===== design/flow/design.v =====
module AMBA_APB(
  input logic pclk,
  input logic prst_n,
  input logic [4:0] paddr,
  input logic pselx,
  input logic penable,
  input logic pwrite,
  input logic [31:0] pwdata,
  output logic pready,
  output logic [31:0] prdata
);
  reg [31:0] mem[31:0];
  typedef enum {
    IDLE    = 0,
    SETUP   = 1,
    ACCESS  = 2,
    XXX     = 3
  } state_e;
  state_e state, next;
  always_ff @(posedge pclk or negedge prst_n)
    if (!prst_n)  state <= IDLE;
    else          state <= next;
  always_comb begin
    next = XXX;
    case (state)
      IDLE: begin
        if (pselx & !penable) next = SETUP;
        else                  next = IDLE;
      end
      SETUP: begin
        if (penable & pselx)  next = ACCESS;
      end
      ACCESS: begin
        if (pready)           next = IDLE;
        else                  next = ACCESS;
      end
      default: begin
        next = IDLE;
      end
    endcase
  end
  always_ff @(posedge pclk or negedge prst_n) begin
    if (!prst_n) begin
      pready <= 0;
      prdata <= 0;
    end
    else begin
      if (next == ACCESS) begin
        if (pwrite) begin
          mem[paddr] <= pwrite ? pwdata : mem[paddr];
        end
        else begin
          prdata     <= mem[paddr];
        end
        pready       <= 1;
      end
      else begin
        pready       <= 0;
      end
    end
  end
endmodule

===== design/flow/run.sh =====
#!/bin/bash
# the make line also repeats each setting of config.mk as NAME=value (left out here)
make -C /OpenROAD-flow-scripts/flow DESIGN_CONFIG=/design/flow/config.mk WORK_HOME=/design/flow/orfs CLKGATE_MAP_FILE= finish

===== design/flow/config.mk =====
export PLATFORM = sky130hd
export DESIGN_NAME = AMBA_APB
export DESIGN_NICKNAME = AMBA_APB
export VERILOG_FILES = /design/flow/design.v
export SDC_FILE = /design/flow/constraint.sdc
export NUM_CORES = 4
export LEC_CHECK = 0
export ABC_AREA = 1
export CAP_MARGIN = 20
export CELL_PAD_IN_SITES_DETAIL_PLACEMENT = 0
export CELL_PAD_IN_SITES_GLOBAL_PLACEMENT = 1
export CORE_ASPECT_RATIO = 0.92
export CORE_MARGIN = 2
export CORE_UTILIZATION = 66
export GPL_ROUTABILITY_DRIVEN = 1
export MIN_ROUTING_LAYER = met1
export PLACE_DENSITY_LB_ADDON = 0.21
export SETUP_SLACK_MARGIN = 0.59
export SLEW_MARGIN = 20
export TNS_END_PERCENT = 40

===== design/flow/constraint.sdc =====
create_clock -name core_clock -period 2.03 [get_ports {pclk}]
set_input_delay 0.4060 -clock core_clock [delete_from_list [all_inputs] [get_ports {pclk}]]
set_output_delay 0.4060 -clock core_clock [all_outputs]
set_load 0.01 [all_outputs]

==> run notes, run 1 <==
fresh numbers from the pnr run: outcome=complete, but fails checks, Failed Checks=negative setup slack, drt via density=6.74, GRT overflow=0, Static Leak=20.4 nW, Switching Fraction=23.4%, Dominant combinational family=simple AND/OR/NAND/NOR gates, post-route clock period utilization=111%, vias in the first global route=31200, clk buf depth=3, GR Layer Usage met1=56.9%, Max-Cap Viols=0, CP max FO=27, Rel. slew slack=49.6%, clk_skew=0.0272 ns, Clock Latency Late Sink=0.69 ns, Seq pwr share=52.1%, tool warnings=30, cell at the slowest stage of the critical path=dfrtp_1, CP cell instances=inv_1, nor2_2, nor2_2, nor3_4, nand3_4, buf_12, buf_4, nor3_4, buf_4, buf_12, total CTS buffers=101, post-route worst setup slack=-0.232 ns, Layout Nets=3909, Critical path buffers and inverters=5, chip area=66700 sq um, syn avg cell area=12.1 sq um, clk root buf=clkbuf_16, Hold Path Class=in -> reg, hold slack=0.393 ns, critical path type=reg -> reg, Die Width=269 um, R2R Path Start=state[1], R2R setup slack=-0.23 ns, YS chip area=42600 sq um, Fmax=0.442 GHz, Max-area cell share=72.1%, yosys aoi share=0.0352%, Pwr Density=899 nW/um^2, initial antenna violation count=1, Die Y=248 um, CP top delay family=buffers and inverters, PortBufs=74, met3 Usage GRT=12.4%, Post-synth regs=1061, post-route minimum period=2.26 ns, Fin. Hold Viols=0, Post-Route Utilization=82.2%, Mux area share=0%, fin. max-slew vios=0, largest net degree at the start of global routing=86, most common cell in the netlist=edfxtp_1, core area=64000 sq um, endpoints failing setup=840, Mapped Cells=3511, post-synth top area cell=edfxtp_1, Power Sequential=24.6 mW, global-route wire length before repair=203 mm, wirelength, routed=143 mm, top cells by count=edfxtp_1 (1024), nand2_1 (903), nand3_1 (504), Primary FF master, synth=edfxtp_1, Top power group=sequential cells, Psw=11.1 mW, Detail Placement HPWL=81.6 mm, RD Place Congestion=0.974, CP Data Arrival Time=2.64 ns, vias=32500, main area contributors=edfxtp_1 (72%), nand2_1 (7.9%), nand3_1 (5.9%), nand4_1 (4.9%), nor2_1 (3.3%), Sink Count=1061, initial DRC count=5927, CTS tree=done, total track usage=42.8%, r2r worst-path depth=10, CTS H-Tree Depth=3, Logic pwr share=8.5%, Post-DRT Antenna Nets=0, Cell Rows=89, Yosys Warn Count=2, Hold Path Depth=4, core utilization at floorplan=66.6%, Least-Margin Pin Slew=0.756 ns, Cell Int Power=36.2 mW, Largest stage delay, worst path=0.34 ns, Max VDD drop=0.000889 V, Mapped Area=42600 sq um, critical path startpoint category=register, Yosys cell types=22, DR DRC count=0, Post-Syn Nets=3553, met2 Usage GRT=63.2%, Syn-to-layout area delta=23.4%, TritonRoute pass-1 iters=9, R2R Path End=mem[20][24], setup TNS=-84.98 ns, Seq share, synth=74.3%, XOR/XNOR Fraction of Synth Area=0%, # fillers=3270, cells in synth_stat.txt=3511, WP depth=10, RSZ-0062 raised after global routing=yes, critical path capture point type=register, crit path from=state[1], Adder Area Share=0%, Clock power frac=39.4%, Hold Startpoint=pselx, most used routing layer=met2, Ports=75, Comb power=4.03 mW, Post-synth EDFFs=1024, worst setup path endpoint=mem[20][24], total power=47.3 mW, WP data required=2.41 ns, and+or+nand+nor area frac=22.8%, Clk. pwr=18.7 mW, Hold Path End=state[3], Clock transition at path regs=0.06 ns, WL/cell=29.7 um, Synth async-reset ratio=3.49%
==> final cells by class <==
cell class                      instances  area, sq um  share of cell area (%)
Antenna cell                            1         2.50                 0.00476
Inverter                               48          206                   0.392
Clock buffer                          138         2790                    5.30
Clock inverter                         50          453                   0.861
Sequential cell                      1061        31700                    60.2
Tap cell                              864         1080                    2.05
Timing Repair Buffer                  492         5960                    11.3
Multi-Input combinational cell       2163        10400                    19.8
==> metrics by stage <==
step	instances	setup WS (ns)	cell area (sq um)
floorplan	3511	-0.724	43100
global placement	4551	-0.936	47900
detailed placement	4551	-1.01	47900
CTS	4798	-0.143	52300
global route	4816	-0.261	52600
finish	4817	-0.232	52600
==> repair_timing <==
| item | in CTS | in global routing |
|---|---|---|
| hold endpoints to repair | 36 | 0 |
| gates resized | 187 | 23 |
| setup endpoints to repair | 1089 | 1089 |
| pin swaps | 48 | 7 |
| hold buffers | 1 | 0 |
| buffers inserted | 44 | 10 |
| gates cloned | 14 | 8 |
==> per-layer routing <==
| layer | vias to the layer above | routed length [um] | part of all wire (%) |
|---|---|---|---|
| met5 | - | 13 | 0.0091 |
| met4 | 2 | 10400 | 7.2 |
| met3 | 645 | 22400 | 16 |
| met2 | 3024 | 62900 | 44 |
| met1 | 15400 | 47600 | 33 |
| li1 | 13400 | - | - |
==> inputs of run 2 (changes only) <==
- CELL_PAD_IN_SITES_DETAIL_PLACEMENT: 0 -> default
- CELL_PAD_IN_SITES_GLOBAL_PLACEMENT: 1 -> default
- CORE_ASPECT_RATIO: 0.92 -> default
- CORE_UTILIZATION: 66 -> 72
- CTS_CLUSTER_SIZE: default -> 73
- GPL_ROUTABILITY_DRIVEN: 1 -> default
- MIN_ROUTING_LAYER: met1 -> default
- PLACE_DENSITY_LB_ADDON: 0.21 -> 0.03
- SETUP_SLACK_MARGIN: 0.59 -> 0.58
- TNS_END_PERCENT: 40 -> default
- clock period: 2.03 -> 2.0 ns (I/O delays scaled with it)
==> run 2 against run 1 <==
Compared with the run above:
- the layout still fails its checks (negative setup slack)
- core utilization increased by 7.8 points
- sequential power about the same
- via count increased by 7.8%
- sequential cell count unchanged
- critical endpoint is now mem[28][22]
- final cell count decreased by 0.98%
==> run notes, run 2 <==
fresh numbers from the pnr run: outcome=complete, but fails checks, Failed Checks=negative setup slack, Clk. pwr=19.3 mW (+3%), clk root buf=clkbuf_16, Post-synth EDFFs=1024 (unchanged), Least-Margin Pin Slew=0.692 ns (-0.0646 ns), total CTS buffers=101 (unchanged), yosys aoi share=0.0352% (unchanged), hold slack=0.261 ns (-0.132 ns), Rel. slew slack=53.9% (+4.3 points), R2R Path End=mem[28][22], core area=58800 sq um (-8.2%), CP max FO=19 (-30%), wirelength, routed=162 mm (+13%), Mapped Cells=3511 (unchanged), Layout Nets=3954 (+1.2%), Largest stage delay, worst path=0.43 ns (+0.09 ns), Adder Area Share=0% (unchanged), Comb power=4.28 mW (+6.2%), RD Place Congestion=0.956 (-1.9%), Logic pwr share=8.8% (+0.3 points), Max-area cell share=72.1% (unchanged), Seq share, synth=74.3% (unchanged), tool warnings=30 (unchanged), chip area=61200 sq um (-8.2%), Mapped Area=42600 sq um (unchanged), Hold Path End=state[3], Primary FF master, synth=edfxtp_1, top cells by count=edfxtp_1 (1024), nand2_1 (903), nand3_1 (504), Static Leak=20.6 nW (+1.2%), Pwr Density=917 nW/um^2 (+1.9%), Crit path top cell by count=buf_4, endpoints failing setup=1073 (+28%), WL/cell=34.0 um (+14%), main area contributors=edfxtp_1 (72%), nand2_1 (7.9%), nand3_1 (5.9%), nand4_1 (4.9%), nor2_1 (3.3%), Clock power frac=39.8% (+0.4 points), r2r worst-path depth=9 (-1), Cell Int Power=37.1 mW (+2.2%), PortBufs=74 (unchanged), Hold Path Class=in -> reg, initial antenna violation count=7 (+6), Sink Count=1061 (unchanged), Max VDD drop=0.00113 V (+27%), global-route wire length before repair=217 mm (+7.0%), critical path capture point type=register, Fmax=0.419 GHz (-5.3%), clk buf depth=3 (unchanged), crit path from=pready, vias in the first global route=33200 (+6.3%), post-route minimum period=2.39 ns (+0.126 ns), cell at the slowest stage of the critical path=dfrtp_1, clk_skew=0.0229 ns (-0.00428 ns), CTS tree=done, WP depth=9 (-1), most common cell in the netlist=edfxtp_1, TritonRoute pass-1 iters=10 (+1), Critical path buffers and inverters=4 (-1), Fin. Hold Viols=0 (unchanged), RSZ-0062 raised after global routing=yes, Clock transition at path regs=0.07 ns (about the same), R2R setup slack=-0.39 ns (-0.16 ns), Post-DRT Antenna Nets=0 (unchanged), WP data required=2.37 ns (-0.04 ns), XOR/XNOR Fraction of Synth Area=0% (unchanged), DR DRC count=0 (unchanged), and+or+nand+nor area frac=22.8% (unchanged), Dominant combinational family=simple AND/OR/NAND/NOR gates, CTS H-Tree Depth=3 (unchanged), fin. max-slew vios=0 (unchanged), # fillers=2198 (-33%), placed cell areas=48200 sq um (+0.50%), Clock Latency Late Sink=0.69 ns (about the same), Seq pwr share=51.4% (-0.7 points), post-synth top area cell=edfxtp_1, Syn-to-layout area delta=24.1%, Ports=75 (unchanged), Cell Rows=89 (unchanged), R2R Path Start=pready, Detail Placement HPWL=88.0 mm (+7.8%), post-route cell area=52900 sq um (+0.59%), Die Width=247 um (-8.0%), Power Sequential=24.9 mW (about the same), post-route clock period utilization=119% (+8.0 points), Yosys Warn Count=2 (unchanged), Die Y=247 um (-0.18%), Hold Path Depth=4 (unchanged), post-route worst setup slack=-0.388 ns (-0.156 ns), Switching Fraction=23.6% (+0.22 points), critical path startpoint category=register, worst setup path endpoint=mem[28][22], Hold Startpoint=pselx, critical path type=reg -> reg, Synth async-reset ratio=3.49% (unchanged), Psw=11.5 mW (+3.5%), Post-Syn Nets=3553 (unchanged), Post-synth regs=1061 (unchanged), initial DRC count=7696 (+30%), Yosys cell types=22 (unchanged), largest net degree at the start of global routing=48 (-44%), cells in synth_stat.txt=3511 (unchanged), Top power group=sequential cells, vias=35000 (+7.8%), pre-CTS WS=-0.958 ns (+0.0570 ns), drt via density=7.34 (+8.8%), core utilization at floorplan=72.5% (+5.9 points), CP top delay family=buffers and inverters, total track usage=50.2% (+7.5 points), CP cell instances=nor2_4, nor2_2, nor3_4, nand3_4, clkbuf_16, buf_4, nor4_4, buf_4, buf_12, CP Data Arrival Time=2.76 ns (+0.12 ns), Max-Cap Viols=0 (unchanged), Mux area share=0% (unchanged), YS chip area=42600 sq um (unchanged), GRT overflow=0 (unchanged), syn avg cell area=12.1 sq um (unchanged)
==> run 2: what timing repair did <==
action	CTS	global route
gates resized	98	36
endpoints found under the setup margin	1089	1089
cloned	18	9
pin swaps	29	2
hold endpoints to repair	36	0
hold buffers	1	0
setup buffers	42	17
==> run 2: layout make-up <==
type                            instances  area (sq um)  area share, %
Clock inverter                         50           548           1.04
Clock buffer                          133          2690           5.08
Antenna cell                            5          12.5         0.0236
Inverter                               48           208          0.392
Sequential cell                      1061         31700           59.9
Multi-Input combinational cell       2161         10300           19.5
Tap cell                              773           967           1.83
Timing Repair Buffer                  539          6490           12.3
==> run 2: layer usage <==
metal,GRT usage [%],vias up,part of all wire [%],routed length (um)
met2,73.3,4214,42,68900
met3,18.6,1119,19,31100
li1,-,13500,-,-
met4,33.6,12,9.2,14900
met5,0.397,-,0.087,141
met1,63.6,16100,29,47200
==> run 2: stage by stage <==
step / power, mW / utilization, % / std cells / TNS, ns
6_report: 48.5 / 90.0 / 4770 / -225.71
3_5_place_dp: 29.0 / 81.9 / 4495 / -853.24
3_3_place_gp: 28.9 / 81.9 / 4495 / -841.92
4_1_cts: 47.7 / 89.2 / 4739 / -37.86
5_1_grt: 49.1 / 90.0 / 4765 / -244.42
2_1_floorplan: 26.6 / - / 3511 / -598.87
==> inputs of run 3 (changes only) <==
- ABC_AREA: 1 -> default
- CORE_UTILIZATION: 72 -> 70
- CTS_CLUSTER_DIAMETER: default -> 62
- CTS_CLUSTER_SIZE: 73 -> 16
- PLACE_DENSITY: default -> 0.6
- PLACE_DENSITY_LB_ADDON: 0.03 -> default
- SETUP_SLACK_MARGIN: 0.58 -> 0.7
- clock period: 2.0 -> 2.47 ns (I/O delays scaled with it)
==> run 3 against run 2 <==
Compared with the run above:
- sequential cell count is the same
- worst hold slack worse by 0.13 ns
- largest cell class unchanged
- critical path depth grew 1
- the layout still fails its checks (negative setup slack)
- first-iteration DRC count is 2.3% lower
- critical endpoint is now mem[17][31]
==> run notes, run 3 <==
fresh numbers from the pnr run: GRT overflow=0 (unchanged), RD Place Congestion=0.973 (+1.8%), most common cell in the netlist=edfxtp_1, CP top delay family=simple AND/OR/NAND/NOR gates, TritonRoute pass-1 iters=16 (+6), vias=30800 (-12%), Comb power=3.50 mW (-18%), XOR/XNOR Fraction of Synth Area=0% (unchanged), crit path from=state[2], and+or+nand+nor area frac=7.71% (-15 points), Largest stage delay, worst path=0.46 ns (+0.03 ns), Least-Margin Pin Slew=0.803 ns (+0.111 ns), initial antenna violation count=10 (+3), Hold Path Class=in -> async, global-route wire length before repair=208 mm (-3.9%), CP max FO=10 (-9), CTS tree=done, total power=36.2 mW (-25%), GR Layer Usage met1=66.5% (+2.9 points), top cells by count=edfxtp_1 (1024), a22oi_1 (307), and3_1 (124), pre-CTS WS=-0.943 ns (+0.0148 ns), wirelength, routed=171 mm (+5.5%), Ports=75 (unchanged), Seq share, synth=79.9% (+5.6 points), Layout Nets=2941 (-26%), Synth async-reset ratio=3.49% (unchanged), endpoints failing setup=39 (-96%), clk root buf=clkbuf_16, core utilization at floorplan=70.6% (-1.9 points), Yosys cell types=70 (+220%), outcome=complete, but fails checks, Cell Int Power=27.4 mW (-26%), CTS H-Tree Depth=3 (unchanged), worst setup path endpoint=mem[17][31], Syn-to-layout area delta=29.6%, met2 Usage GRT=74.3% (+1.1 points), cell at the slowest stage of the critical path=dfrtp_2, chip area=58600 sq um (-4.3%), Fin. Hold Viols=0 (unchanged), Die Y=242 um (-2.2%), vias in the first global route=28200 (-15%), cells in synth_stat.txt=2289 (-35%), Rel. slew slack=46.5% (-7.4 points), Fmax=0.397 GHz (-5.1%), syn avg cell area=17.3 sq um (+43%), met3 Usage GRT=19.2% (+0.63 points), drt via density=8.28 (+13%), critical path type=reg -> reg, fin. max-slew vios=0 (unchanged), Post-Syn Nets=2331 (-34%), R2R setup slack=-0.05 ns (+0.34 ns), RSZ-0062 raised after global routing=yes, CP Data Arrival Time=2.91 ns (+0.15 ns), WL/cell=46.0 um (+35%), YS chip area=39600 sq um (-7.0%), setup TNS=-0.684 ns (+225.03 ns), Cell Rows=87 (-2.2%), Static Leak=18.0 nW (-13%), Die Width=242 um (-2.2%), WP data required=2.87 ns (+0.50 ns), Hold Buf Count CTS=0 (-1), CP cell instances=nor3b_4, nor2_4, nor2_4, nand3_4, buf_12, buf_16, nor3_4, buf_4, buf_6, buf_16, Post-synth regs=1061 (unchanged), post-route minimum period=2.52 ns (+0.128 ns), Post-DRT Antenna Nets=0 (unchanged), yosys aoi share=9.82% (+9.8 points), Primary FF master, synth=edfxtp_1, tool warnings=32 (+6.7%), Max VDD drop=0.00108 V (-4.6%), total track usage=51.7% (+1.5 points), Post-synth EDFFs=1024 (unchanged), Psw=8.85 mW (-23%), Mux area share=0.660% (+0.66 points), Adder Area Share=0% (unchanged), clk buf depth=3 (unchanged), Detail Placement HPWL=88.5 mm (+0.54%), total CTS buffers=76 (-25%), Clock transition at path regs=0.08 ns (about the same), Sink Count=1061 (unchanged), clk_skew=0.0313 ns (+0.00840 ns), core area=56200 sq um (-4.5%), critical path startpoint category=register, r2r worst-path depth=10 (+1), R2R Path End=mem[17][31], post-synth top area cell=edfxtp_1, WP depth=10 (+1), Logic pwr share=9.7% (+0.9 points), Dominant combinational family=AND-OR/OR-AND gates, Critical path buffers and inverters=5 (+1), critical path capture point type=register, largest net degree at the start of global routing=38 (-21%), Clock Latency Late Sink=0.71 ns (+0.02 ns), Failed Checks=negative setup slack, Clock power frac=34.5% (-5.3 points), Seq pwr share=55.8% (+4.4 points), post-route worst setup slack=-0.0460 ns (+0.342 ns), Max-area cell share=77.6% (+5.5 points), Clk. pwr=12.5 mW (-35%), Yosys Warn Count=2 (unchanged), R2R Path Start=state[2], Mapped Cells=2289 (-35%), Mapped Area=39600 sq um (-7.0%), Pwr Density=705 nW/um^2 (-23%), PortBufs=74 (unchanged), Top power group=sequential cells, most used routing layer=met2, post-route clock period utilization=102% (-18 points), initial DRC count=7516 (-2.3%), main area contributors=edfxtp_1 (78%), a22oi_1 (5.8%), dfrtp_1 (2.3%), and3_1 (2.0%), nand4_1 (0.96%), Max-Cap Viols=0 (unchanged), DR DRC count=0 (unchanged), Switching Fraction=24.4% (+0.80 points), Power Sequential=20.2 mW (-19%)
[run 3: cell type report]
type / instances / area (sq um)
diodes: 8 / 20.0
clock buffers: 130 / 2130
clock inverters: 8 / 120
fillers: 1766 / 4780
inverters: 12 / 45.0
multi-input cells: 1082 / 8310
flip-flops and latches: 1061 / 31700
well taps: 756 / 946
repair buffers: 666 / 8140
[run 3: metal layers]
layer,part of all wire [%],vias up,wire (um)
li1,-,10700,-
met1,27,14300,47000
met2,40,4393,69000
met3,21,1435,35500
met4,11,13,19300
met5,0.25,-,422
[run 3: repair_timing]
action	4_1_cts	5_1_grt
setup buffers	56	45
pin swaps	46	20
endpoints found under the setup margin	1089	1089
gates cloned	20	34
resized	168	85
[run 3: per-stage QoR]
stage,cell area (sq um),hold WS [ns],utilization [%],std cells
final,51400,0.133,91.5,3723
after global placement,45600,0.439,81.3,3422
after detailed placement,45600,0.456,81.3,3422
after floorplan,40300,0.198,-,2289
after global routing,51400,0.142,91.5,3716
after CTS,49800,0.164,88.6,3636
==> inputs of run 4 (changes only) <==
- ABC_AREA: default -> 0
- CELL_PAD_IN_SITES_DETAIL_PLACEMENT: default -> 0
- CELL_PAD_IN_SITES_GLOBAL_PLACEMENT: default -> 1
- CORE_ASPECT_RATIO: default -> 0.92
- CORE_UTILIZATION: 70 -> 64
- CTS_CLUSTER_DIAMETER: 62 -> default
- CTS_CLUSTER_SIZE: 16 -> default
- GPL_ROUTABILITY_DRIVEN: default -> 1
- MIN_ROUTING_LAYER: default -> met1
- PLACE_DENSITY: 0.6 -> default
- PLACE_DENSITY_LB_ADDON: default -> 0.21
- SETUP_SLACK_MARGIN: 0.7 -> default
- TNS_END_PERCENT: default -> 40
- clock period: 2.47 -> 2.03 ns (I/O delays scaled with it)
==> run 4 against run 3 <==
Compared with the run above:
- the layout still fails its checks (negative setup slack)
- sequential power increased by 22%
- critical path type unchanged
- count of clock-buffer cells in the layout increased by 1
- register-to-register slack got worse by 0.19 ns
- non-clock buffer count decreased by 111
- design area decreased by 2.5%
- setup slack got worse by 0.19 ns
- clock power increased by 54%
- combinational power increased by 4%
- synthesized area unchanged
- via count decreased by 11%
==> run notes, run 4 <==
fresh numbers from the pnr run: main area contributors=edfxtp_1 (78%), a22oi_1 (5.8%), dfrtp_1 (2.3%), and3_1 (2.0%), nand4_1 (0.96%), cell at the slowest stage of the critical path=dfrtp_2, Rel. slew slack=44.8% (-1.7 points), vias=27400 (-11%), CP cell instances=a21oi_2, nor2_1, nor2_2, nand3_4, buf_12, nor3_4, buf_4, clkbuf_16, Logic pwr share=7.7% (-2.0 points), endpoints failing setup=1045 (+2600%), tool warnings=30 (-6.3%), clk_skew=0.0362 ns (+0.00486 ns), Clock Latency Late Sink=0.69 ns (-0.02 ns), Least-Margin Pin Slew=0.827 ns (+0.0244 ns), r2r worst-path depth=8 (-2), total CTS buffers=101 (+33%), WP depth=8 (-2), most common cell in the netlist=edfxtp_1, met2 Usage GRT=63.6% (-11 points), Post-Syn Nets=2331 (unchanged), Hold Path End=mem[18][12], Ports=75 (unchanged), Clk. pwr=19.2 mW (+54%), Max-area cell share=77.6% (unchanged), fin. max-slew vios=0 (unchanged), total power=47.5 mW (+31%), cells in synth_stat.txt=2289 (unchanged), wirelength, routed=145 mm (-16%), Layout Nets=2855 (-2.9%), Top power group=sequential cells, Max-Cap Viols=0 (unchanged), Adder Area Share=0% (unchanged), clk root buf=clkbuf_16, Fmax=0.442 GHz (+11%), largest net degree at the start of global routing=38 (unchanged), total track usage=43.7% (-8.0 points), Dominant combinational family=AND-OR/OR-AND gates, vias in the first global route=26500 (-5.9%), DR DRC count=0 (unchanged), Max VDD drop=0.00126 V (+17%), CP Data Arrival Time=2.65 ns (-0.26 ns), drt via density=7.41 (-10%), post-route clock period utilization=112% (+9.7 points), Hold Startpoint=pwdata[12], post-synth top area cell=edfxtp_1, initial DRC count=5262 (-30%), Syn-to-layout area delta=26.3%, CP max FO=21 (+11), worst setup path endpoint=mem[30][4], Post-synth regs=1061 (unchanged), yosys aoi share=9.82% (unchanged), pre-CTS WS=-0.985 ns (-0.0427 ns), CTS H-Tree Depth=3 (unchanged), YS chip area=39600 sq um (unchanged), Power Sequential=24.7 mW (+22%), R2R setup slack=-0.23 ns (-0.19 ns), R2R Path Start=state[2], Switching Fraction=22.5% (-1.9 points), Clock transition at path regs=0.06 ns (-0.02 ns), Hold Path Class=in -> reg, Die Width=263 um (+8.9%), and+or+nand+nor area frac=7.71% (unchanged), hold slack=0.342 ns (+0.209 ns), # fillers=3006 (+70%), critical path startpoint category=register, Post-DRT Antenna Nets=0 (unchanged), Synth async-reset ratio=3.49% (unchanged), Hold Path Depth=1, global-route wire length before repair=194 mm (-6.8%), register area=31700 sq um (about the same), WP data required=2.41 ns (-0.46 ns), Yosys Warn Count=2 (unchanged), chip area=64000 sq um (+9.2%), Gate Area=7830 sq um (-5.8%), Clock power frac=40.5% (+6.0 points), placed cell areas=45600 sq um (-0.11%), GRT overflow=0 (unchanged), core area=61300 sq um (+9.1%), post-route worst setup slack=-0.235 ns (-0.189 ns), Cell Rows=87 (unchanged), Largest stage delay, worst path=0.46 ns (about the same), Finished Layout Cells=3701 (-0.59%), XOR/XNOR Fraction of Synth Area=0% (unchanged), crit path from=state[2], Detail Placement HPWL=87.1 mm (-1.5%), Comb power=3.65 mW (+4%), initial antenna violation count=5 (-5), Sink Count=1061 (unchanged), R2R Path End=mem[30][4], Primary FF master, synth=edfxtp_1, top cells by count=edfxtp_1 (1024), a22oi_1 (307), and3_1 (124), most used routing layer=met2, Psw=10.7 mW (+21%), Cell Int Power=36.8 mW (+35%), Critical path buffers and inverters=3 (-2), clk buf depth=3 (unchanged), met3 Usage GRT=13.0% (-6.2 points), PortBufs=74 (unchanged), TritonRoute pass-1 iters=7 (-9), Static Leak=17.5 nW (-2.4%), RD Place Congestion=0.958 (-1.5%), post-route cell area=50100 sq um (-2.5%), Mapped Cells=2289 (unchanged), Mux area share=0.660% (unchanged), Fin. Hold Viols=0 (unchanged), CP top delay family=simple AND/OR/NAND/NOR gates, placed cells=3465 (+1.3%), syn avg cell area=17.3 sq um (unchanged), core utilization at floorplan=64.7% (-5.9 points), CTS tree=done, Pwr Density=949 nW/um^2 (+35%), GR Layer Usage met1=58.5% (-8.0 points), post-route minimum period=2.26 ns (-0.251 ns), critical path type=reg -> reg, outcome=complete, but fails checks, Seq share, synth=79.9% (unchanged), Post-synth EDFFs=1024 (unchanged), WL/cell=39.1 um (-15%), Failed Checks=negative setup slack, Mapped Area=39600 sq um (unchanged), RSZ-0062 raised after global routing=yes, Yosys cell types=70 (unchanged), critical path capture point type=register, Die Y=243 um (+0.31%), Seq pwr share=51.9% (-3.9 points)
[run 4: repair_timing]
action | in CTS | in global routing
setup endpoints to repair | 1054 | 1066
resized | 53 | 42
setup buffers | 11 | 18
gates cloned | 4 | 13
hold buffers | 1 | 0
pin swaps | 8 | 16
hold endpoints to repair | 31 | 0
[run 4: metal layers]
metal	part of all wire, %	wire length, um	vias to the layer above
met2	43	62500	2872
met5	0.0090	13	-
met4	8.0	11600	2
met3	16	23600	673
met1	32	47000	13400
li1	-	-	10500
[run 4: cell type report]
cell class | count | area share (%)
Timing Repair Buffer | 555 | 12.3
Clock buffer | 131 | 5.47
Sequential cell | 1061 | 63.3
Antenna cell | 4 | 0.0200
Inverter | 12 | 0.0899
Tap cell | 801 | 2.00
Multi-Input combinational cell | 1082 | 15.6
Clock inverter | 55 | 1.25
[run 4: per-stage QoR]
step / utilization [%] / TNS (ns)
floorplan: - / -384.45
detailed placement: 74.4 / -626.67
global route: 81.7 / -176.60
CTS: 80.6 / -88.61
global placement: 74.4 / -553.40
finish: 81.7 / -103.25
==> inputs of run 5 (changes only) <==
- ABC_AREA: 0 -> 1
- CELL_PAD_IN_SITES_DETAIL_PLACEMENT: 0 -> default
- CELL_PAD_IN_SITES_GLOBAL_PLACEMENT: 1 -> default
- CORE_ASPECT_RATIO: 0.92 -> default
- CORE_UTILIZATION: 64 -> 71
- CTS_CLUSTER_DIAMETER: default -> 211
- CTS_CLUSTER_SIZE: default -> 37
- GPL_ROUTABILITY_DRIVEN: 1 -> default
- MIN_ROUTING_LAYER: met1 -> default
- PLACE_DENSITY: default -> 0.86
- PLACE_DENSITY_LB_ADDON: 0.21 -> default
- SETUP_SLACK_MARGIN: default -> 0.66
- TNS_END_PERCENT: 40 -> default
- clock period: 2.03 -> 2.52 ns (I/O delays scaled with it)
==> run 5 against run 4 <==
Compared with the run above:
- the run now fails in global routing
- synthesized cell count rose by 53%
- die area fell by 3.0%
- synthesized area rose by 7.6%
==> run notes, run 5 <==
yosys + openroad results -> outcome=aborted with a tool error, Last stage=global routing, Adder Area Share=0% (unchanged), Mapped Area=42600 sq um (+7.6%), CTS H-Tree Depth=2 (-1), chip area=62000 sq um (-3.0%), most common cell in the netlist=edfxtp_1, Max-area cell share=72.1% (-5.5 points), Post-synth regs=1061 (unchanged), Ports=75 (unchanged), Primary FF master, synth=edfxtp_1, Post-synth EDFFs=1024 (unchanged), total CTS buffers=34 (-66%), Yosys Warn Count=2 (unchanged), PortBufs=74 (unchanged), syn avg cell area=12.1 sq um (-30%), Sink Count=1061 (unchanged), XOR/XNOR Fraction of Synth Area=0% (unchanged), clk buf depth=3 (unchanged), Detail Placement HPWL=86.7 mm (-0.54%), Die Width=249 um (-5.5%), Mapped Cells=3511 (+53%), and+or+nand+nor area frac=22.8% (+15 points), Cell Rows=89 (+2.3%), top cells by count=edfxtp_1 (1024), nand2_1 (903), nand3_1 (504), Yosys cell types=22 (-69%), Die Y=249 um (+2.6%), placed cell areas=47900 sq um (+5.1%), Mux area share=0% (-0.66 points), pre-CTS WS=-0.520 ns (+0.466 ns), post-synth top area cell=edfxtp_1, core utilization at floorplan=72.0% (+7.3 points), RD Place Congestion=0.967 (+0.98%), YS chip area=42600 sq um (+7.6%), clk root buf=clkbuf_16, cells in synth_stat.txt=3511 (+53%), Synth async-reset ratio=3.49% (unchanged), Dominant combinational family=simple AND/OR/NAND/NOR gates, core area=59200 sq um (-3.3%), Seq share, synth=74.3% (-5.6 points), Post-Syn Nets=3553 (+52%), placed cells=4500 (+30%), main area contributors=edfxtp_1 (72%), nand2_1 (7.9%), nand3_1 (5.9%), nand4_1 (4.9%), nor2_1 (3.3%), yosys aoi share=0.0352% (-9.8 points)
run 5: repair_timing:
action | 4_1_cts
setup endpoints to repair | 1089
setup buffers | 134
gates cloned | 83
pin swaps | 26
gates resized | 361
hold buffers | 0
run 5: metrics by stage:
step	total power, mW	utilization, %
CTS	30.3	89.8
detailed placement	23.1	80.9
global placement	23.0	80.9
floorplan	21.1	-
==> inputs of run 6 (changes only) <==
- ABC_AREA: 1 -> default
- CORE_UTILIZATION: 71 -> 68
- CTS_CLUSTER_DIAMETER: 211 -> 396
- CTS_CLUSTER_SIZE: 37 -> default
- PLACE_DENSITY: 0.86 -> 0.6
- SETUP_SLACK_MARGIN: 0.66 -> default
- clock period: 2.52 -> 2.83 ns (I/O delays scaled with it)
==> run 6 against run 5 <==
Compared with the run above:
- the run now finishes clean
- synthesized area shrank 7.0%
- synthesized cell count shrank 35%
- die area shrank 2.9%
==> run notes, run 6 <==
fresh numbers from the pnr run: crit path from=paddr[3], CP max FO=16, largest net degree at the start of global routing=38, endpoints failing setup=0, r2r worst-path depth=7, Die Y=245 um (-1.5%), critical path type=in -> reg, post-route minimum period=2.76 ns, CTS tree=done, core area=57700 sq um (-2.6%), Critical path buffers and inverters=4, Yosys cell types=70 (+220%), Cell Rows=88 (-1.1%), Mapped Area=39600 sq um (-7.0%), total track usage=46.4%, met3 Usage GRT=15.1%, Crit path top cell by count=buf_4, Seq pwr share=52.5%, most common cell in the netlist=edfxtp_1, register area=31700 sq um, and+or+nand+nor area frac=7.71% (-15 points), critical path startpoint category=primary input, Max VDD drop=0.000798 V, Clock Latency Late Sink=0.68 ns, post-route clock period utilization=97.5%, CP top delay family=buffers and inverters, placed cell areas=45200 sq um (-5.7%), Sink Count=1061 (unchanged), Hold Buf Count CTS=0 (unchanged), Post-CTS Resized=0 (-100%), wirelength, routed=137 mm, Yosys Warn Count=2 (unchanged), Syn-to-layout area delta=22.2%, Clock power frac=39.7%, Fin. Hold Viols=0, vias=26600, syn avg cell area=17.3 sq um (+43%), Cell Int Power=26.0 mW, outcome=no timing/DRC/antenna violations, Least-Margin Pin Slew=0.949 ns, Post-synth EDFFs=1024 (unchanged), WL/cell=38.3 um, pre-CTS WS=-0.444 ns (+0.0760 ns), GR Layer Usage met1=62.0%, clk_skew=0.0238 ns, PortBufs=74 (unchanged), yosys aoi share=9.82% (+9.8 points), worst setup path endpoint=prdata[26], Clock transition at path regs=0.06 ns, top cells by count=edfxtp_1 (1024), a22oi_1 (307), and3_1 (124), total CTS buffers=99 (+190%), Seq share, synth=79.9% (+5.6 points), clk buf depth=3 (unchanged), Synth async-reset ratio=3.49% (unchanged), Hold Path Class=in -> async, post-route cell area=48500 sq um, # fillers=2692, YS chip area=39600 sq um (-7.0%), Fmax=0.362 GHz, Ports=75 (unchanged), number of setup buffers added after CTS=0 (-100%), CP Data Arrival Time=3.32 ns, Top power group=sequential cells, initial antenna violation count=5, Mux area share=0.660% (+0.66 points), Logic pwr share=7.8%, Rel. slew slack=35.1%, R2R Path Start=state[2], drt via density=7.42, initial DRC count=5482, Switching Fraction=22.5%, Post-Syn Nets=2331 (-34%), Detail Placement HPWL=88.0 mm (+1.6%), Die Width=245 um (-1.5%), cell at the slowest stage of the critical path=nor4_1, Max-area cell share=77.6% (+5.5 points), CP cell instances=buf_2, buf_4, or3b_1, nor2_2, buf_12, o2bb2ai_1, a221o_1, nor4_1, buf_4, o21ai_1, R2R setup slack=0.18 ns, Post-synth regs=1061 (unchanged), WP data required=3.39 ns, Post-DRT Antenna Nets=0, Pwr Density=693 nW/um^2, main area contributors=edfxtp_1 (78%), a22oi_1 (5.8%), dfrtp_1 (2.3%), and3_1 (2.0%), nand4_1 (0.96%), Max-Cap Viols=0, vias in the first global route=26400, Adder Area Share=0% (unchanged), critical path capture point type=register, met2 Usage GRT=67.3%, most used routing layer=met2, core utilization at floorplan=68.7% (-3.3 points), tool warnings=30, Largest stage delay, worst path=0.65 ns, WP depth=10, GRT overflow=0, RSZ-0062 raised after global routing=no, Psw=7.55 mW, Dominant combinational family=AND-OR/OR-AND gates, XOR/XNOR Fraction of Synth Area=0% (unchanged), TritonRoute pass-1 iters=7, RD Place Congestion=0.970 (+0.30%), Comb power=2.61 mW, Layout Nets=2778, Power Sequential=17.6 mW, post-route worst setup slack=0.0701 ns, chip area=60200 sq um (-2.9%), Gate Area=7690 sq um, clk root buf=clkbuf_16, post-synth top area cell=edfxtp_1, fin. max-slew vios=0, Primary FF master, synth=edfxtp_1, R2R Path End=prdata[31], CTS H-Tree Depth=3 (+1), cells in synth_stat.txt=2289 (-35%), Mapped Cells=2289 (-35%), DR DRC count=0, global-route wire length before repair=191 mm, Static Leak=16.8 nW, Clk. pwr=13.3 mW
## run 6: per-layer routing
| metal | wire, um | share of wire (%) |
|---|---|---|
| met5 | 36 | 0.026 |
| met4 | 10300 | 7.5 |
| met3 | 22800 | 17 |
| met2 | 59800 | 44 |
| met1 | 44200 | 32 |
## run 6: cell type report
class / count / area share, %
tap: 765 / 1.98
antenna: 2 / 0.0103
clock inverter: 54 / 1.18
clock buffer: 130 / 5.52
timing repair buffer: 480 / 9.98
sequential: 1061 / 65.4
multi-input combinational: 1082 / 15.9
inverter: 12 / 0.0930
## run 6: through the flow
step | power [mW] | setup TNS (ns) | hold slack (ns) | cells | util (%)
floorplan | 18.8 | -292.82 | 0.270 | 2289 | -
global placement | 20.4 | -102.88 | 0.428 | 3400 | 78.3
detailed placement | 20.5 | -70.86 | 0.446 | 3400 | 78.4
CTS | 33.5 | 0 | 0.232 | 3584 | 84.0
global route | 34.2 | 0 | 0.239 | 3585 | 84.0
finish | 33.6 | 0 | 0.221 | 3586 | 84.0
==> inputs of run 7 (changes only) <==
- ABC_AREA: default -> 1
- CORE_UTILIZATION: 68 -> 70
- CTS_CLUSTER_DIAMETER: 396 -> default
- PLACE_DENSITY: 0.6 -> default
- clock period: 2.83 -> 1.97 ns (I/O delays scaled with it)
==> run 7 against run 6 <==
Compared with the run above:
- sequential power rose by 44%
- highest routed layer unchanged
- clock skew grew 0.011 ns
- setup slack got worse by 0.45 ns
- synthesized cell count grew 53%
- core utilization grew 5.8 points
- first-iteration DRC count grew 39%
- largest power group unchanged
- power grew 49%
- routed wire length is 18% higher
- the layout now fails its checks (negative setup slack)
- final cell count increased by 33%
==> run notes, run 7 <==
fresh numbers from the pnr run: outcome=complete, but fails checks, Failed Checks=negative setup slack, post-route clock period utilization=119% (+22 points), drt via density=7.27 (-2.0%), wirelength, routed=162 mm (+18%), Least-Margin Pin Slew=0.768 ns (-0.181 ns), total CTS buffers=100 (+1.0%), Logic pwr share=8.5% (+0.7 points), CP top delay family=simple AND/OR/NAND/NOR gates, TritonRoute pass-1 iters=12 (+5), Max-area cell share=72.1% (-5.5 points), Layout Nets=3952 (+42%), cell at the slowest stage of the critical path=dfrtp_1, total track usage=45.6% (-0.74 points), Mux area share=0% (-0.66 points), PortBufs=74 (unchanged), DR DRC count=0 (unchanged), CTS H-Tree Depth=3 (unchanged), total power=50.0 mW (+49%), RSZ-0062 raised after global routing=yes, Clock Latency Late Sink=0.70 ns (+0.02 ns), RD Place Congestion=0.936 (-3.5%), global-route wire length before repair=205 mm (+7.7%), Seq share, synth=74.3% (-5.6 points), post-route worst setup slack=-0.380 ns (-0.450 ns), hold slack=0.445 ns (+0.224 ns), Seq pwr share=50.5% (-2.0 points), WP depth=9 (-1), Sink Count=1061 (unchanged), Rel. slew slack=48.8% (+14 points), GRT overflow=0 (unchanged), clk root buf=clkbuf_16, Adder Area Share=0% (unchanged), Hold Path Class=in -> reg, Clock transition at path regs=0.06 ns (about the same), Comb power=4.27 mW (+64%), crit path from=state[2], Critical path buffers and inverters=5 (+1), R2R Path Start=state[2], vias in the first global route=31600 (+20%), clk_skew=0.0350 ns (+0.0111 ns), Ports=75 (unchanged), Static Leak=21.1 nW (+25%), post-synth top area cell=edfxtp_1, cells in synth_stat.txt=3511 (+53%), Syn-to-layout area delta=26.9%, clk buf depth=3 (unchanged), Power Sequential=25.3 mW (+44%), Largest stage delay, worst path=0.41 ns (-0.24 ns), YS chip area=42600 sq um (+7.6%), main area contributors=edfxtp_1 (72%), nand2_1 (7.9%), nand3_1 (5.9%), nand4_1 (4.9%), nor2_1 (3.3%), Yosys Warn Count=2 (unchanged), post-route minimum period=2.35 ns, WP data required=2.35 ns (-1.04 ns), Pwr Density=924 nW/um^2 (+33%), XOR/XNOR Fraction of Synth Area=0% (unchanged), Hold Path Depth=4, Psw=11.7 mW (+55%), Post-synth EDFFs=1024 (unchanged), top cells by count=edfxtp_1 (1024), nand2_1 (903), nand3_1 (504), Detail Placement HPWL=87.3 mm (-0.78%), Synth async-reset ratio=3.49% (unchanged), Hold Path End=state[2], r2r worst-path depth=9 (+2), initial DRC count=7625 (+39%), CP max FO=8 (-8), critical path startpoint category=register, largest net degree at the start of global routing=64 (+68%), Cell Rows=90 (+2.3%), Hold Startpoint=penable, R2R Path End=mem[12][6], Max VDD drop=0.000861 V (+7.8%), Clock power frac=40.9% (+1.2 points), Post-DRT Antenna Nets=0 (unchanged), tool warnings=32 (+6.7%), Fmax=0.426 GHz, CTS tree=done, Clk. pwr=20.5 mW (+54%), yosys aoi share=0.0352% (-9.8 points), Primary FF master, synth=edfxtp_1, Switching Fraction=23.4% (+0.92 points), critical path capture point type=register, core utilization at floorplan=70.8% (+2.1 points), Dominant combinational family=simple AND/OR/NAND/NOR gates, fin. max-slew vios=0 (unchanged), R2R setup slack=-0.38 ns (-0.56 ns), Die Y=251 um (+2.2%), endpoints failing setup=1041 (+1041), Mapped Cells=3511 (+53%), Mapped Area=42600 sq um (+7.6%), initial antenna violation count=3 (-2), and+or+nand+nor area frac=22.8% (+15 points), Fin. Hold Viols=0 (unchanged), Die Width=251 um (+2.2%), CP Data Arrival Time=2.73 ns (-0.59 ns), Max-Cap Viols=0 (unchanged), Cell Int Power=38.3 mW (+47%), Post-Syn Nets=3553 (+52%), Top power group=sequential cells, chip area=62900 sq um (+4.4%), critical path type=reg -> reg, syn avg cell area=12.1 sq um (-30%), core area=60200 sq um (+4.4%), CP cell instances=nand2_2, inv_2, nor3_4, nand3_4, buf_16, buf_8, nor4_4, buf_6, clkbuf_16, worst setup path endpoint=mem[12][6], Yosys cell types=22 (-69%), most common cell in the netlist=edfxtp_1, Post-synth regs=1061 (unchanged), vias=34800 (+31%), WL/cell=33.9 um (-11%)
run 7: stage by stage:
stage	area (sq um)	utilization (%)	setup slack, ns	cells	setup TNS [ns]
finish	54100	89.8	-0.380	4783	-214.22
global route	54100	89.8	-0.456	4778	-275.93
CTS	52100	86.4	-0.290	4691	-159.02
detailed placement	48200	79.9	-0.987	4479	-812.02
global placement	48200	79.9	-0.960	4479	-798.52
floorplan	43200	-	-0.772	3511	-623.45
run 7: repair_timing:
item | CTS | global route
gates resized | 47 | 197
setup buffers | 16 | 43
cloned | 7 | 47
endpoints found under the hold margin | 36 | 0
endpoints found under the setup margin | 1069 | 1085
hold buffers | 1 | 0
pin swaps | 10 | 55
run 7: cell type report:
class | instances | area [sq um]
Inverter | 48 | 206
Timing Repair Buffer | 537 | 7200
Tap cell | 782 | 978
Multi-Input combinational cell | 2162 | 10600
Clock buffer | 125 | 2720
Clock inverter | 63 | 712
Antenna cell | 5 | 12.5
Sequential cell | 1061 | 31700
Fill cell | 2270 | 6130
run 7: layer usage:
layer,part of all wire (%),vias to the layer above,track usage [%]
li1,-,13500,-
met1,30,16100,61.5
met2,42,4078,67.0
met3,19,1094,16.2
met4,9.0,8,22.8
met5,0.075,-,0
==> inputs of run 8 (changes only) <==
- ABC_AREA: 1 -> default
- CORE_UTILIZATION: 70 -> 71
- CTS_CLUSTER_SIZE: default -> 37
- PLACE_DENSITY: default -> 0.6
- clock period: 1.97 -> 3.31 ns (I/O delays scaled with it)
==> run 8 against run 7 <==
Compared with the run above:
- now clean on timing, DRC and antenna
- clock power decreased by 46%
- synthesized cell count fell by 35%
- sequential cell count stayed put
- sequential power down about 40%
- register-to-register slack gained 1.1 ns
- design area is 14% lower
- sequential share of layout area rose by 9.8 points
- setup slack improved by 0.69 ns
- die area decreased by 8.2%
- clock skew shrank 0.011 ns
- global-route usage down 0.067 points
- non-clock buffer count down 225
- critical endpoint is now prdata[2]
- largest power group unchanged
- highest routed layer unchanged
==> run notes, run 8 <==
fresh numbers from the pnr run: outcome=no timing/DRC/antenna violations, R2R Path End=mem[20][0], Max-Cap Viols=0 (unchanged), Synth async-reset ratio=3.49% (unchanged), Mux area share=0.660% (+0.66 points), Cell Rows=86 (-4.4%), CTS tree=done, Hold Buf Count CTS=0 (-1), Comb power=1.95 mW (-54%), clk root buf=clkbuf_16, worst setup path endpoint=prdata[2], Power Sequential=15.1 mW (-40%), crit path from=paddr[4], post-synth top area cell=edfxtp_1, CP top delay family=AND-OR/OR-AND gates, post-route worst setup slack=0.307 ns (+0.687 ns), Clock power frac=39.1% (-1.8 points), Syn-to-layout area delta=16.9%, WL/cell=37.8 um (+11%), post-route clock period utilization=90.7% (-29 points), and+or+nand+nor area frac=7.71% (-15 points), CP max FO=18 (+10), Critical path buffers and inverters=3 (-2), Crit path top cell by count=buf_4, Logic pwr share=7.0% (-1.5 points), initial antenna violation count=4 (+1), TritonRoute pass-1 iters=6 (-6), Clk. pwr=11.0 mW (-46%), main area contributors=edfxtp_1 (78%), a22oi_1 (5.8%), dfrtp_1 (2.3%), and3_1 (2.0%), nand4_1 (0.96%), RSZ-0062 raised after global routing=no, Post-Syn Nets=2331 (-34%), critical path capture point type=register, total CTS buffers=98 (-2.0%), Post-Route Utilization=83.9% (-5.9 points), core area=55200 sq um (-8.4%), Largest stage delay, worst path=0.99 ns (+0.58 ns), top cells by count=edfxtp_1 (1024), a22oi_1 (307), and3_1 (124), r2r worst-path depth=7 (-2), Mapped Area=39600 sq um (-7.0%), Yosys cell types=70 (+220%), Detail Placement HPWL=76.3 mm (-13%), Post-DRT Antenna Nets=0 (unchanged), syn avg cell area=17.3 sq um (+43%), vias in the first global route=25100 (-21%), clk buf depth=3 (unchanged), CP cell instances=buf_2, or3b_2, buf_4, nor2_4, buf_4, a2111oi_0, nand4_1, nor3_1, o21ai_1, Rel. slew slack=16.5% (-32 points), Seq share, synth=79.9% (+5.6 points), Fin. Hold Viols=0 (unchanged), yosys aoi share=9.82% (+9.8 points), Die Width=240 um (-4.2%), Max-area cell share=77.6% (+5.5 points), setup TNS=0 ns (+214.22 ns), Psw=6.21 mW (-47%), pre-CTS WS=-0.0679 ns (+0.919 ns), Yosys Warn Count=2 (unchanged), Sink Count=1061 (unchanged), Hold Path Class=in -> async, GRT overflow=0 (unchanged), Pwr Density=605 nW/um^2 (-35%), XOR/XNOR Fraction of Synth Area=0% (unchanged), chip area=57700 sq um (-8.2%), Mapped Cells=2289 (-35%), Static Leak=15.6 nW (-26%), Adder Area Share=0% (unchanged), tool warnings=30 (-6.3%), Least-Margin Pin Slew=1.25 ns (+0.482 ns), initial DRC count=4661 (-39%), Switching Fraction=22.2% (-1.2 points), cells in synth_stat.txt=2289 (-35%), Die Y=240 um (-4.2%), largest net degree at the start of global routing=38 (-41%), number of setup buffers added after CTS=0 (-16), total track usage=45.6% (-0.067 points), Cell Int Power=21.8 mW (-43%), CP Data Arrival Time=3.55 ns (+0.82 ns), YS chip area=39600 sq um (-7.0%), Layout Nets=2609 (-34%), RD Place Congestion=0.932 (-0.49%), critical path type=in -> reg, R2R Path Start=state[2], Seq pwr share=53.9% (+3.4 points), clk_skew=0.0242 ns (-0.0108 ns), drt via density=7.56 (+4.0%), PortBufs=74 (unchanged), Fmax=0.333 GHz, Post-synth regs=1061 (unchanged), Ports=75 (unchanged), global-route wire length before repair=179 mm (-13%), critical path startpoint category=primary input, WP data required=3.86 ns (+1.51 ns), fin. max-slew vios=0 (unchanged), Post-synth EDFFs=1024 (unchanged), vias=25700 (-26%), Dominant combinational family=AND-OR/OR-AND gates, Primary FF master, synth=edfxtp_1, DR DRC count=0 (unchanged), Clock transition at path regs=0.06 ns (about the same), WP depth=9 (unchanged), post-route minimum period=3.00 ns, endpoints failing setup=0 (-100%), most common cell in the netlist=edfxtp_1, wirelength, routed=128 mm (-21%), Max VDD drop=0.000885 V (+2.8%), R2R setup slack=0.73 ns (+1.11 ns), CTS H-Tree Depth=3 (unchanged), cell at the slowest stage of the critical path=a2111oi_0, Post-CTS Resized=0 (-100%), Clock Latency Late Sink=0.68 ns (-0.02 ns), core utilization at floorplan=71.8% (+1.0 points), Top power group=sequential cells
[run 8: per-stage QoR]
| stage | instance area, sq um | power [mW] | hold slack [ns] | instances |
|---|---|---|---|---|
| floorplan | 39700 | 16.0 | 0.366 | 2289 |
| global placement | 43200 | 17.2 | 0.435 | 3215 |
| detailed placement | 43200 | 17.3 | 0.456 | 3215 |
| CTS | 46300 | 27.9 | 0.200 | 3396 |
| global route | 46300 | 28.6 | 0.213 | 3396 |
| finish | 46300 | 28.0 | 0.204 | 3399 |
[run 8: metal layers]
metal / routed length, um / global-route usage (%) / share of wire, %
met1: 41400 / 60.3 / 32
met5: 34 / 0 / 0.026
met2: 56200 / 66.3 / 44
met3: 21500 / 15.7 / 17
met4: 9270 / 27.3 / 7.2
[run 8: final cells by class]
class	instances	area, sq um
Clock buffer	140	2720
Multi-Input combinational cell	1082	7580
Sequential cell	1061	31700
Inverter	12	45.0
Fill cell	2587	8860
Antenna cell	3	7.51
Timing Repair Buffer	312	3010
Tap cell	748	936
Clock inverter	41	358
==> inputs of run 9 (changes only) <==
- CAP_MARGIN: 20 -> 30
- CELL_PAD_IN_SITES_GLOBAL_PLACEMENT: default -> 2
- CORE_MARGIN: 2 -> 10
- CORE_UTILIZATION: 71 -> 40
- CTS_CLUSTER_SIZE: 37 -> default
- GPL_ROUTABILITY_DRIVEN: default -> 0
- GPL_TIMING_DRIVEN: default -> 0
- MAX_ROUTING_LAYER: default -> met4
- MIN_ROUTING_LAYER: default -> met2
- clock period: 3.31 -> 5.0 ns (I/O delays scaled with it)
==> run 9 against run 8 <==
Compared with the run above:
- sequential power is 34% lower
- via count is 30% higher
- die area is 94% higher
- core utilization is 34 points lower
- critical path type unchanged
- largest cell class unchanged
- highest routed layer is now met4
==> run notes, run 9 <==
fresh numbers from the pnr run: outcome=no timing/DRC/antenna violations, vias=33500 (+30%), Die Y=335 um (+39%), setup TNS=0 ns (unchanged), R2R Path End=mem[8][13], post-route minimum period=4.64 ns, Static Leak=16.6 nW (+6.5%), core area=98400 sq um (+78%), Detail Placement HPWL=116 mm (+52%), Yosys Warn Count=2 (unchanged), Sink Count=1061 (unchanged), and+or+nand+nor area frac=7.71% (unchanged), WP data required=5.44 ns (+1.58 ns), XOR/XNOR Fraction of Synth Area=0% (unchanged), number of setup buffers added after CTS=0 (unchanged), top cells by count=edfxtp_1 (1024), a22oi_1 (307), and3_1 (124), Ports=75 (unchanged), Adder Area Share=0% (unchanged), Crit path top cell by count=buf_4, DR DRC count=0 (unchanged), Hold Path Class=in -> async, Syn-to-layout area delta=23.1%, Seq pwr share=48.4% (-5.5 points), pre-CTS WS=-0.00227 ns (+0.0657 ns), Fmax=0.216 GHz, Logic pwr share=7.1% (about the same), Mux area share=0.660% (unchanged), cells in synth_stat.txt=2289 (unchanged), critical path startpoint category=primary input, post-synth top area cell=edfxtp_1, Post-synth regs=1061 (unchanged), endpoints failing setup=0 (unchanged), Primary FF master, synth=edfxtp_1, Max-Cap Viols=0 (unchanged), total track usage=47.7% (+2.1 points), drt via density=8.04 (+6.4%), Cell Int Power=15.8 mW (-28%), R2R Path Start=pready, M1 wire length=0 um (-100%), post-route clock period utilization=92.8% (+2.1 points), Top power group=sequential cells, Rel. slew slack=25.9% (+9.5 points), Post-synth EDFFs=1024 (unchanged), clk_skew=0.0216 ns (-0.00256 ns), PortBufs=73 (-1.4%), Switching Fraction=23.7% (+1.5 points), hold slack=0.192 ns (-0.0123 ns), WL/cell=41.6 um (+10%), met2 WL=76.9 mm (+37%), cell at the slowest stage of the critical path=nor3_2, CP top delay family=buffers and inverters, Yosys cell types=70 (unchanged), post-route worst setup slack=0.360 ns (+0.0528 ns), Hold Buf Count CTS=0 (unchanged), RSZ-0062 raised after global routing=no, global-route wire length before repair=230 mm (+29%), Highest Signal Layer=met4, Mapped Cells=2289 (unchanged), WP depth=11 (+2), critical path capture point type=register, Seq share, synth=79.9% (unchanged), CTS tree=done, CP Data Arrival Time=5.08 ns (+1.53 ns), syn avg cell area=17.3 sq um (unchanged), Post-DRT Antenna Nets=0 (unchanged), total CTS buffers=113 (+15%), TritonRoute pass-1 iters=14 (+8), Die Width=335 um (+39%), YS chip area=39600 sq um (unchanged), yosys aoi share=9.82% (unchanged), Comb power=1.48 mW (-24%), r2r worst-path depth=10 (+3), largest net degree at the start of global routing=33 (-13%), critical path type=in -> reg, Critical path buffers and inverters=6 (+3), fin. max-slew vios=0 (unchanged), CTS H-Tree Depth=3 (unchanged), Power Sequential=10.0 mW (-34%), initial DRC count=9837 (+110%), Layout Nets=2761 (+5.8%), Cell Rows=115 (+34%), R2R setup slack=0.61 ns (-0.12 ns), Clock Latency Late Sink=0.75 ns (+0.07 ns), WL met3=73.0 mm (+240%), Post-CTS Resized=0 (unchanged), vias in the first global route=35800 (+43%), Dominant combinational family=AND-OR/OR-AND gates, placed cell areas=44500 sq um (+3.0%), CP cell instances=clkdlybuf4s50_1, a21oi_1, nor2_1, nor2_1, nand3_1, clkbuf_1, nor3_2, buf_4, buf_4, buf_4, buf_4, Max-area cell share=77.6% (unchanged), Synth async-reset ratio=3.49% (unchanged), GRT overflow=0 (unchanged), clk root buf=clkbuf_16, Clock transition at path regs=0.06 ns (about the same), Pwr Density=423 nW/um^2 (-30%), Mapped Area=39600 sq um (unchanged), core utilization at floorplan=40.3% (-32 points), Max VDD drop=0.000268 V (-70%), post-route cell area=48800 sq um (+5.3%), chip area=112000 sq um (+94%), Psw=4.90 mW (-21%), main area contributors=edfxtp_1 (78%), a22oi_1 (5.8%), dfrtp_1 (2.3%), and3_1 (2.0%), nand4_1 (0.96%), clk buf depth=3 (unchanged), crit path from=pselx, Post-Syn Nets=2331 (unchanged), Least-Margin Pin Slew=1.11 ns (-0.140 ns), tool warnings=27 (-10%), most common cell in the netlist=edfxtp_1, initial antenna violation count=1 (-3), Largest stage delay, worst path=0.78 ns (-0.21 ns), Clock power frac=44.4% (+5.3 points), placed cells=3875 (+21%), CP max FO=10 (-8), worst setup path endpoint=mem[8][13], Finished Layout Cells=4162 (+22%), wirelength, routed=173 mm (+35%), Fin. Hold Viols=0 (unchanged), Clk. pwr=9.18 mW (-20%)
-- run 9: layer usage --
layer,track usage [%],vias to the layer above
li1,-,10300
met1,-,10400
met2,51.5,11100
met3,60.7,1660
met4,18.1,0
met5,-,-
-- run 9: per-stage QoR --
stage	util (%)	power, mW
2_1_floorplan	-	10.6
6_report	49.6	20.7
4_1_cts	49.3	20.4
5_1_grt	49.4	21.0
3_3_place_gp	42.7	11.5
3_5_place_dp	45.3	11.5
-- run 9: area by class of cell --
type                       instances  area, sq um
tap                             1287         1610
clock buffer                     140         3020
clock inverter                    73          958
fill                            8271        49600
antenna                           58          145
inverter                          12         45.0
multi-input combinational       1082         7420
timing repair buffer             315         3190
sequential                      1061        31700
buffer                           134          734
==> inputs of run 10 (changes only) <==
- ABC_AREA: default -> 1
- CAP_MARGIN: 30 -> 40
- CELL_PAD_IN_SITES_GLOBAL_PLACEMENT: 2 -> default
- CORE_MARGIN: 10 -> 2
- CORE_UTILIZATION: 40 -> 70
- CTS_CLUSTER_SIZE: default -> 73
- GPL_ROUTABILITY_DRIVEN: 0 -> default
- GPL_TIMING_DRIVEN: 0 -> default
- HOLD_SLACK_MARGIN: default -> 0.29
- MAX_ROUTING_LAYER: met4 -> default
- MIN_ROUTING_LAYER: met2 -> default
- SETUP_SLACK_MARGIN: default -> 0.58
- clock period: 5.0 -> 2.0 ns (I/O delays scaled with it)
==> run 10 against run 9 <==
Compared with the run above:
- the layout now fails its checks (negative setup slack)
- register-to-register slack got worse by 0.80 ns
- global-route usage rose by 0.65 points
- critical path depth rose by 1
- largest cell class unchanged
- count of clock-buffer cells in the layout fell by 7
- sequential share of layout area fell by 5.8 points
- largest power group unchanged
- die area fell by 44%
- critical path type unchanged
==> run notes, run 10 <==
fresh numbers from the pnr run: outcome=complete, but fails checks, Failed Checks=negative setup slack, Psw=11.3 mW (+130%), and+or+nand+nor area frac=22.8% (+15 points), cells in synth_stat.txt=3511 (+53%), initial antenna violation count=10 (+9), Post-Route Utilization=89.0% (+39 points), Clock transition at path regs=0.06 ns (about the same), Cell Int Power=37.5 mW (+140%), Clk. pwr=19.6 mW (+110%), syn avg cell area=12.1 sq um (-30%), Switching Fraction=23.2% (-0.52 points), worst setup path endpoint=mem[17][22], Max-Cap Viols=0 (unchanged), Sink Count=1061 (unchanged), R2R setup slack=-0.19 ns (-0.80 ns), core utilization at floorplan=70.8% (+30 points), Critical path buffers and inverters=7 (+1), vias in the first global route=32700 (-8.7%), fin. max-slew vios=0 (unchanged), global-route wire length before repair=216 mm (-6.1%), Ports=75 (unchanged), DR DRC count=0 (unchanged), Clock Latency Late Sink=0.68 ns (-0.07 ns), Syn-to-layout area delta=25.7%, clk_skew=0.0149 ns (-0.00670 ns), clk buf depth=3 (unchanged), post-route worst setup slack=-0.203 ns (-0.564 ns), most common cell in the netlist=edfxtp_1, Max-area cell share=72.1% (-5.5 points), Layout Nets=3947 (+43%), placed cells=4490 (+16%), yosys aoi share=0.0352% (-9.8 points), Hold Startpoint=pselx, tool warnings=32 (+19%), Post-Syn Nets=3553 (+52%), Die Y=251 um (-25%), CP top delay family=buffers and inverters, GRT overflow=0 (unchanged), Post-DRT Antenna Nets=0 (unchanged), Comb power=4.39 mW (+200%), total CTS buffers=102 (-9.7%), chip area=62900 sq um (-44%), Dominant combinational family=simple AND/OR/NAND/NOR gates, Top power group=sequential cells, RSZ-0062 raised after global routing=yes, cell at the slowest stage of the critical path=clkdlybuf4s50_1, Clock power frac=40.1% (-4.3 points), YS chip area=42600 sq um (+7.6%), Mapped Cells=3511 (+53%), Seq pwr share=50.9% (+2.5 points), WP depth=12 (+1), WP data required=2.38 ns (-3.06 ns), total power=48.9 mW (+140%), endpoints failing setup=790 (+790), WL/cell=31.9 um (-23%), Yosys Warn Count=2 (unchanged), main area contributors=edfxtp_1 (72%), nand2_1 (7.9%), nand3_1 (5.9%), nand4_1 (4.9%), nor2_1 (3.3%), vias=33900 (+1.3%), Fin. Hold Viols=0 (unchanged), Die Width=251 um (-25%), total track usage=48.4% (+0.65 points), post-synth top area cell=edfxtp_1, Static Leak=20.9 nW (+26%), clk root buf=clkbuf_16, core area=60200 sq um (-39%), CP cell instances=clkdlybuf4s50_1, buf_4, inv_8, nor2_1, nand2_1, inv_2, nor3_4, nand3_4, buf_12, nor4_4, buf_6, clkbuf_16, Mapped Area=42600 sq um (+7.6%), Post-synth EDFFs=1024 (unchanged), Hold Path Class=in -> reg, CP max FO=25 (+15), Synth async-reset ratio=3.49% (unchanged), TritonRoute pass-1 iters=9 (-5), pre-CTS WS=-0.911 ns (-0.909 ns), Mux area share=0% (-0.66 points), CTS H-Tree Depth=3 (unchanged), Seq share, synth=74.3% (-5.6 points), Largest stage delay, worst path=0.43 ns (-0.35 ns), critical path type=in -> reg, Yosys cell types=22 (-69%), initial DRC count=6975 (-29%), Post-synth regs=1061 (unchanged), RD Place Congestion=1.00, drt via density=7.10 (-12%), wirelength, routed=152 mm (-12%), R2R Path End=mem[17][22], Logic pwr share=9.0% (+1.9 points), XOR/XNOR Fraction of Synth Area=0% (unchanged), Cell Rows=90 (-22%), post-route minimum period=2.20 ns, Finished Layout Cells=4778 (+15%), critical path startpoint category=primary input, PortBufs=74 (+1.4%), post-route clock period utilization=110% (+17 points), Hold Path Depth=4, critical path capture point type=register, Power Sequential=24.9 mW (+150%), Max VDD drop=0.00104 V (+290%), Adder Area Share=0% (unchanged), Detail Placement HPWL=87.3 mm (-25%), setup TNS=-68.22 ns (-68.22 ns), R2R Path Start=pready, largest net degree at the start of global routing=46 (+39%), Hold Path End=state[3], Least-Margin Pin Slew=0.682 ns (-0.428 ns), r2r worst-path depth=8 (-2), crit path from=pselx, Rel. slew slack=54.5% (+29 points), CTS tree=done, Pwr Density=911 nW/um^2 (+120%), top cells by count=edfxtp_1 (1024), nand2_1 (903), nand3_1 (504), Primary FF master, synth=edfxtp_1, CP Data Arrival Time=2.58 ns (-2.50 ns), Fmax=0.454 GHz
-- run 10: what timing repair did --
action,4_1_cts,5_1_grt
endpoints found under the setup margin,1089,1089
gates cloned,30,4
endpoints found under the hold margin,37,0
pin swaps,44,3
setup buffers,54,4
gates resized,176,15
hold buffers,1,0
-- run 10: layer usage --
metal | vias to the layer above | global-route usage (%) | wire, um
met5 | - | 0 | 109
met4 | 15 | 25.8 | 10600
met3 | 803 | 19.3 | 28300
met2 | 3677 | 70.2 | 65700
met1 | 15900 | 63.6 | 47600
li1 | 13500 | - | -
-- run 10: layout make-up --
| type | count | area [sq um] |
|---|---|---|
| Fill cell | 2330 | 6630 |
| Tap cell | 782 | 978 |
| Sequential cell | 1061 | 31700 |
| Timing Repair Buffer | 530 | 6850 |
| Antenna cell | 3 | 7.51 |
| Multi-Input combinational cell | 2162 | 10500 |
| Clock buffer | 133 | 2820 |
| Clock inverter | 59 | 562 |
| Inverter | 48 | 233 |
-- run 10: through the flow --
step | hold slack, ns | cell area (sq um)
floorplan | 0.104 | 43200
global placement | 0.425 | 48300
detailed placement | 0.461 | 48300
CTS | 0.352 | 53400
global route | 0.441 | 53600
finish | 0.415 | 53600
Power figures rest on the tool's default switching activity, not on a simulated workload.
